==> flow/design.v <==
module ALU #(
    parameter DATA_W = 32
)
(
    input                       i_clk,    
    input                       i_rst_n,  
    input                       i_valid,  
    input [DATA_W - 1 : 0]      i_A,      
    input [DATA_W - 1 : 0]      i_B,      
    input [         2 : 0]      i_inst,   
    output [2*DATA_W - 1 : 0]   o_data,   
    output                      o_done    
);
    parameter S_IDLE           = 2'd0;
    parameter S_ONE_CYCLE_OP   = 2'd1;
    parameter S_MULTI_CYCLE_OP = 2'd2;
    reg  [         1: 0] state, state_nxt;  
    reg  [  DATA_W-1: 0] operand_a, operand_a_nxt;
    reg  [  DATA_W-1: 0] operand_b, operand_b_nxt;
    reg  [         2: 0] inst, inst_nxt;
    wire [  DATA_W-1: 0] add_buf, sub_buf;
    reg  [  2*DATA_W: 0] shift_reg, shift_reg_nxt;
    reg                  done, done_nxt;
    reg  [         4: 0] counter;
    assign add_buf = operand_a + operand_b;
    assign sub_buf = operand_a - operand_b;
    assign o_data = shift_reg[ 2*DATA_W-1: 0];
    assign o_done = done;
    always @(*) begin
        if (i_valid) begin
            operand_a_nxt = i_A;
            operand_b_nxt = i_B;
            inst_nxt      = i_inst;
        end
        else begin
            operand_a_nxt = operand_a;
            operand_b_nxt = operand_b;
            inst_nxt      = inst;
        end
    end
    always @(*) begin
        case(state)
            S_IDLE           :  begin
                if (i_valid) state_nxt = (i_inst >= 6 ) ? S_MULTI_CYCLE_OP : S_ONE_CYCLE_OP;
                else state_nxt = state;
            end
            S_ONE_CYCLE_OP   :  state_nxt = S_IDLE;
            S_MULTI_CYCLE_OP :  state_nxt = (counter == 31) ? S_IDLE : state;           
            default : state_nxt = state;
        endcase
    end
    always @(posedge i_clk) begin 
        counter <= (state == S_MULTI_CYCLE_OP) ? counter + 5'd1 : 5'd0;
    end
    always @(*) begin
        shift_reg_nxt = shift_reg;
        case (state)
            S_IDLE          : begin
                shift_reg_nxt = 65'b0;
                done_nxt = 1'b0;
            end
            S_ONE_CYCLE_OP  : begin
                case (inst)
                    3'd0    : begin
                        if ((operand_a[DATA_W-1] == 1) && (operand_b[DATA_W-1] == 1) && (add_buf[DATA_W-1] == 0))
                            shift_reg_nxt[31:0] = {1'b1, 31'b0};
                        else if ((operand_a[DATA_W-1] == 0) && (operand_b[DATA_W-1] == 0) && (add_buf[DATA_W-1] == 1))
                            shift_reg_nxt[31:0] = {1'b0, {31{1'b1}}};
                        else
                            shift_reg_nxt[31:0] = add_buf;
                    end
                    3'd1    : begin
                        if ((operand_a[DATA_W-1] == 1) && (operand_b[DATA_W-1] == 0) && (sub_buf[DATA_W-1] == 0))
                            shift_reg_nxt[31:0] = {1'b1, 31'b0};
                        else if ((operand_a[DATA_W-1] == 0) && (operand_b[DATA_W-1] == 1) && (sub_buf[DATA_W-1] == 1))
                            shift_reg_nxt[31:0] = {1'b0, {31{1'b1}}};
                        else
                            shift_reg_nxt[31:0] = sub_buf;
                    end
                    3'd2    : shift_reg_nxt[31:0] = operand_a & operand_b;
                    3'd3    : shift_reg_nxt[31:0] = operand_a | operand_b;
                    3'd4    : shift_reg_nxt[31:0] = ($signed(operand_a) < $signed(operand_b)) ? 32'd1 : 32'd0;
                    3'd5    : shift_reg_nxt[31:0] = $signed(operand_a) >>> $signed(operand_b);
                    default : shift_reg_nxt[31:0] = shift_reg[31:0];
                endcase
                shift_reg_nxt[64:32] = 33'b0;
                done_nxt = 1'b1;
            end
            S_MULTI_CYCLE_OP: begin
                case (inst)
                    3'd6    : begin
                        if (counter == 0)
                            shift_reg_nxt[31:0] = operand_a;
                        else
                            shift_reg_nxt[31:0] = shift_reg[31:0];
                        if(shift_reg_nxt[0] == 1)
                            shift_reg_nxt[64:32] = shift_reg[63:32] + operand_b;
                        else
                            shift_reg_nxt[64:32] = shift_reg[63:32];
                        shift_reg_nxt = shift_reg_nxt >> 1;
                        if (counter == 31) 
                            done_nxt = 1'b1;
                        else 
                            done_nxt = 1'b0;
                    end
                    3'd7    :begin
                        if (counter == 0) begin
                            if ((operand_b == 1) && (operand_a[31] == 1)) begin
                                shift_reg_nxt[31:1] = operand_a[30:0];
                                shift_reg_nxt[32] = 0;
                                shift_reg_nxt[0] = 1;
                            end
                            else begin
                                shift_reg_nxt[32:1] = operand_a;
                                shift_reg_nxt[0] = 0;
                            end
                            shift_reg_nxt[63:33] = shift_reg[63:33];
                        end
                        else begin
                            if (shift_reg[63:32] >= operand_b) begin
                                shift_reg_nxt[63:32] = shift_reg[63:32] - operand_b;
                                shift_reg_nxt[0] = 1;
                            end
                            else begin
                                shift_reg_nxt[63:32] = shift_reg[63:32];
                                shift_reg_nxt[0] = 0;
                            end
                            shift_reg_nxt[31:1] = shift_reg[31:1];
                        end
                        if (counter == 31) 
                            done_nxt = 1'b1;
                        else begin
                            shift_reg_nxt = shift_reg_nxt << 1;
                            done_nxt = 1'b0;
                        end
                    end
                    default :begin
                        shift_reg_nxt = shift_reg;
                        done_nxt = done;
                    end
                endcase
            end
            default : begin
                shift_reg_nxt = shift_reg;
                done_nxt = 1'b0;
            end
        endcase
    end
    always @(posedge i_clk or negedge i_rst_n) begin
        if(!i_rst_n) begin 
            done <= 0;
        end
        else begin
            done <= done_nxt;
        end
    end
    always @(posedge i_clk or negedge i_rst_n) begin
        if (!i_rst_n) begin
            state       <= S_IDLE;
            operand_a   <= 0;
            operand_b   <= 0;
            inst        <= 0;
            shift_reg   <= 0;
        end
        else begin
            state       <= state_nxt;
            operand_a   <= operand_a_nxt;
            operand_b   <= operand_b_nxt;
            inst        <= inst_nxt;
            shift_reg   <= shift_reg_nxt;
        end
    end
endmodule
clock: 7.0 ns
lec_check: 0
cap_margin: 20
cell_pad_in_sites_global_placement: 2
core_aspect_ratio: 1.99
core_margin: 2
core_utilization: 36
cts_cluster_diameter: 351
cts_cluster_size: 98
place_density: 0.89
slew_margin: 0
run.sh (not shown) runs the stock make flow with config.mk's settings and CLKGATE_MAP_FILE=.
Then changed:
Settings changed: ABC_AREA set to 1, CAP_MARGIN 20 to 5, CELL_PAD_IN_SITES_DETAIL_PLACEMENT set to 2, CELL_PAD_IN_SITES_GLOBAL_PLACEMENT 2 to 3, CORE_ASPECT_RATIO 1.99 to 1.14, CORE_MARGIN 2 to 4, CTS_CLUSTER_DIAMETER 351 to not set, CTS_CLUSTER_SIZE 98 to not set, GPL_ROUTABILITY_DRIVEN set to 1, MIN_ROUTING_LAYER set to met2, PLACE_DENSITY 0.89 to not set, SLEW_MARGIN 0 to 20, TNS_END_PERCENT set to 65.
Sequential share of layout area came out lower by 0.88 points.
Synthesized cell count increases by 29%.
Wire length came out higher by 31%.
Sequential cell count is unchanged.
Register-to-register slack degrades by 0.47 ns.
Core utilization came out lower by 0.21 points.
First-iteration DRC count climbs to 4.7 times its value.
Setup slack degrades by 0.47 ns.
Combinational power rose by 11%.
Non-clock buffer count came out lower by 6.
Then changed:
Settings changed: ABC_AREA 1 to not set, CAP_MARGIN 5 to 20, CELL_PAD_IN_SITES_DETAIL_PLACEMENT 2 to not set, CELL_PAD_IN_SITES_GLOBAL_PLACEMENT 3 to not set, CORE_ASPECT_RATIO 1.14 to not set, CORE_MARGIN 4 to 2, CORE_UTILIZATION 36 to 40, GPL_ROUTABILITY_DRIVEN 1 to not set, MIN_ROUTING_LAYER met2 to not set, TNS_END_PERCENT 65 to not set.
Clock period 7.0 ns to 5.15 ns, I/O delays scaled along.
=> Hold slack degrades by 0.072 ns; cell count drops by 21%; setup slack gets worse by 1.0 ns; clock-buffer cell count rises by 4; sequential share of layout area went up by 0.88 points; power came out higher by 23%; wire length went down by 28%; clock skew shrinks by 0.016 ns; cell area falls by 5.1%; die size is lower by 18%; utilization went up by 5.2 points.
Then changed:
Settings changed: CORE_UTILIZATION 40 to 19.
Result: The changed run finished with timing, DRC and antenna clean; clock power barely changes; final area increases by about 4.6%; wire length increases by 4.2%; utilization decreases by 23 points; global-route usage decreases by 18 points; setup slack gets worse by 0.060 ns; final cell count increases by about 22%; die area increases by about 110%; critical path depth is unchanged; non-clock buffer count increases by 15.
Power figures rest on the tool's default switching activity, not on a simulated workload.
